## CPU
module CPU(
				clk,
			  rst_n,
		   IO_stall,
         awid_m_inf,
       awaddr_m_inf,
       awsize_m_inf,
      awburst_m_inf,
        awlen_m_inf,
      awvalid_m_inf,
      awready_m_inf,
        wdata_m_inf,
        wlast_m_inf,
       wvalid_m_inf,
       wready_m_inf,
          bid_m_inf,
        bresp_m_inf,
       bvalid_m_inf,
       bready_m_inf,
         arid_m_inf,
       araddr_m_inf,
        arlen_m_inf,
       arsize_m_inf,
      arburst_m_inf,
      arvalid_m_inf,
      arready_m_inf, 
          rid_m_inf,
        rdata_m_inf,
        rresp_m_inf,
        rlast_m_inf,
       rvalid_m_inf,
       rready_m_inf 
);
input  wire clk, rst_n;
output reg  IO_stall;
parameter ID_WIDTH = 4 , ADDR_WIDTH = 32, DATA_WIDTH = 16, DRAM_NUMBER=2, WRIT_NUMBER=1;
output  wire [WRIT_NUMBER * ID_WIDTH-1:0]        awid_m_inf;
output  wire [WRIT_NUMBER * ADDR_WIDTH-1:0]    awaddr_m_inf;
output  wire [WRIT_NUMBER * 3 -1:0]            awsize_m_inf;
output  wire [WRIT_NUMBER * 2 -1:0]           awburst_m_inf;
output  wire [WRIT_NUMBER * 7 -1:0]             awlen_m_inf;
output  wire [WRIT_NUMBER-1:0]                awvalid_m_inf;
input   wire [WRIT_NUMBER-1:0]                awready_m_inf;
output  wire [WRIT_NUMBER * DATA_WIDTH-1:0]     wdata_m_inf;
output  wire [WRIT_NUMBER-1:0]                  wlast_m_inf;
  ...
Size in the first run: about 3100 cells after synthesis, ~230 I/O pins, roughly 0.029 sq mm of cells after synthesis.
export LEC_CHECK = 0
export CAP_MARGIN = 5
export CORE_MARGIN = 2
export CORE_UTILIZATION = 72
export CTS_CLUSTER_DIAMETER = 104
export CTS_CLUSTER_SIZE = 15
export GPL_TIMING_DRIVEN = 1
export HOLD_SLACK_MARGIN = -0.1
export MAX_ROUTING_LAYER = met5
export SETUP_SLACK_MARGIN = -0.31
export SLEW_MARGIN = 40
export TNS_END_PERCENT = 45
create_clock -name core_clock -period 4.27 [get_ports {clk}]
run.sh (not shown) runs the stock make flow with config.mk's settings and CLKGATE_MAP_FILE=.
The first run completed, yet does not pass: setup timing.
Edit:
==> flow/config.mk (replaced) <==
export PLATFORM = sky130hd
export DESIGN_NAME = CPU
export DESIGN_NICKNAME = CPU
export VERILOG_FILES = /design/flow/design.v
export SDC_FILE = /design/flow/constraint.sdc
export NUM_CORES = 4
export LEC_CHECK = 0
export CAP_MARGIN = 20
export CORE_MARGIN = 2
export CORE_UTILIZATION = 59
export SLEW_MARGIN = 20
==> flow/constraint.sdc (replaced) <==
create_clock -name core_clock -period 4.08 [get_ports {clk}]
set_input_delay 0.8160 -clock core_clock [delete_from_list [all_inputs] [get_ports {clk}]]
set_output_delay 0.8160 -clock core_clock [all_outputs]
set_load 0.01 [all_outputs]
Outcome:
- The new run reached the layout checks and failed them: setup timing
- sequential share of layout area is lower by 0.95 points
- die area goes up by about 22%
- hold slack loses 0.041 ns
- fmax rose by about 1.2%
- final area grows by 3.0%
- core utilization came out lower by 12 points
- worst setup slack is worse by 0.13 ns
- via count drops by about 5.6%
- global-route usage drops by 11 points
Edit:
--- a/flow/config.mk
+++ b/flow/config.mk
@@ -8,4 +8,4 @@
 export CAP_MARGIN = 20
 export CORE_MARGIN = 2
-export CORE_UTILIZATION = 59
+export CORE_UTILIZATION = 64
 export SLEW_MARGIN = 20
==> flow/constraint.sdc (replaced) <==
create_clock -name core_clock -period 4.06 [get_ports {clk}]
set_input_delay 0.8120 -clock core_clock [delete_from_list [all_inputs] [get_ports {clk}]]
set_output_delay 0.8120 -clock core_clock [all_outputs]
set_load 0.01 [all_outputs]
Effect:
- The new run finished with setup timing left
- global-route usage went up by 5.0 points
- worst hold slack gets worse by 0.0062 ns
- wire length went up by 3.0%
- first-iteration DRC count went up by 25%
- count of clock-buffer cells in the layout went up by 3
- sequential power stays flat
- setup slack gets better by 0.018 ns
- die size went down by 7.7%
- register-to-register slack gets better by 0.02 ns
- clock skew went up by 0.010 ns
- final area went down by 0.50%
Edit:
--- a/flow/config.mk
+++ b/flow/config.mk
@@ -6,6 +6,8 @@
 export NUM_CORES = 4
 export LEC_CHECK = 0
+export ABC_AREA = 1
 export CAP_MARGIN = 20
 export CORE_MARGIN = 2
-export CORE_UTILIZATION = 64
+export CORE_UTILIZATION = 66
+export CTS_CLUSTER_SIZE = 22
 export SLEW_MARGIN = 20
==> flow/constraint.sdc (replaced) <==
create_clock -name core_clock -period 2.63 [get_ports {clk}]
set_input_delay 0.5260 -clock core_clock [delete_from_list [all_inputs] [get_ports {clk}]]
set_output_delay 0.5260 -clock core_clock [all_outputs]
set_load 0.01 [all_outputs]
Result: The new run finished with setup timing left; non-clock buffer count is higher by 246; power is higher by 55%; routed wire length is higher by 22%; worst setup slack loses 1.7 ns; count of clock-buffer cells in the layout is lower by 4; cell area is higher by 12%; clock skew is higher by 0.012 ns.

CPU again, from the RTL that the note above started with.
==> flow/design.v (excerpt) <==
module CPU(
				clk,
			  rst_n,
		   IO_stall,
         awid_m_inf,
       awaddr_m_inf,
       awsize_m_inf,
      awburst_m_inf,
        awlen_m_inf,
      awvalid_m_inf,
      awready_m_inf,
        wdata_m_inf,
        wlast_m_inf,
       wvalid_m_inf,
       wready_m_inf,
          bid_m_inf,
        bresp_m_inf,
       bvalid_m_inf,
       bready_m_inf,
         arid_m_inf,
       araddr_m_inf,
        arlen_m_inf,
       arsize_m_inf,
      arburst_m_inf,
      arvalid_m_inf,
      arready_m_inf, 
          rid_m_inf,
        rdata_m_inf,
        rresp_m_inf,
        rlast_m_inf,
       rvalid_m_inf,
       rready_m_inf 
);
export LEC_CHECK = 0
export CAP_MARGIN = 5
export CORE_MARGIN = 2
export CORE_UTILIZATION = 72
export CTS_CLUSTER_SIZE = 15
export GPL_TIMING_DRIVEN = 1
export HOLD_SLACK_MARGIN = -0.1
export MAX_ROUTING_LAYER = met5
export SLEW_MARGIN = 20
export TNS_END_PERCENT = 45
create_clock -name core_clock -period 4.38 [get_ports {clk}]
The baseline completed and failed the layout checks on negative setup slack.
Edit:
CAP_MARGIN = 25   (was 5)
CORE_UTILIZATION = 66   (was 72)
CTS_CLUSTER_SIZE = default   (was 15)
The new run reached the layout checks and failed them: negative setup slack.
Sequential power stays flat.
Global-route usage shrinks by 5.1 points.
Synthesized cell count stays the same.
Synthesized area does not change.
Clock-buffer cell count shrinks by 1.
Edit:
CAP_MARGIN = 20   (was 25)
CORE_UTILIZATION = 44   (was 66)
GPL_TIMING_DRIVEN = default   (was 1)
HOLD_SLACK_MARGIN = default   (was -0.1)
MAX_ROUTING_LAYER = default   (was met5)
TNS_END_PERCENT = default   (was 45)
clock period = 5.88 ns   (was 4.38 ns; I/O delays follow)
Result:
- This time the run went through all stages and came out clean
- cell area went down by 3.3%
- final cell count went up by 3.6%
- routed wire length went down by 0.51%
- sequential share of layout area went up by 1.1 points
Edit:
CORE_UTILIZATION = 67   (was 44)
CTS_CLUSTER_SIZE = 14   (was default)
SETUP_SLACK_MARGIN = -0.4   (was default)
clock period = 4.34 ns   (was 5.88 ns; I/O delays follow)
This time the run finished with negative setup slack left.
Worst setup slack loses 1.1 ns.
Cell area grows by 2.6%.
Worst hold slack loses 0.18 ns.
First-iteration DRC count grows by 39%.
Cell count shrinks by 4.8%.
Routed wire length grows by 2.9%.
Clock skew grows by 0.016 ns.
Area after synthesis is unchanged.
Total power grows by 33%.
Global-route usage grows by 18 points.
Combinational power grows by 39%.
Edit:
CORE_UTILIZATION = 72   (was 67)
CTS_CLUSTER_DIAMETER = 391   (was default)
CTS_CLUSTER_SIZE = default   (was 14)
PLACE_DENSITY = 0.4   (was default)
SETUP_SLACK_MARGIN = default   (was -0.4)
clock period = 3.79 ns   (was 4.34 ns; I/O delays follow)
Outcome: The changed run completed and failed the layout checks on negative setup slack. Fmax is lower slightly. Global-route usage came out higher by 4.9 points. Clock skew decreases by 0.013 ns. Routed wire length came out higher by a few percent. Setup slack got worse by 0.65 ns. Cell area grows slightly. Sequential power grows by about a fifth. Area after synthesis does not change. Clock-buffer cell count drops by 6. Power is higher by roughly a tenth. Synthesized cell count is unchanged.
Power figures rest on the tool's default switching activity, not on a simulated workload.
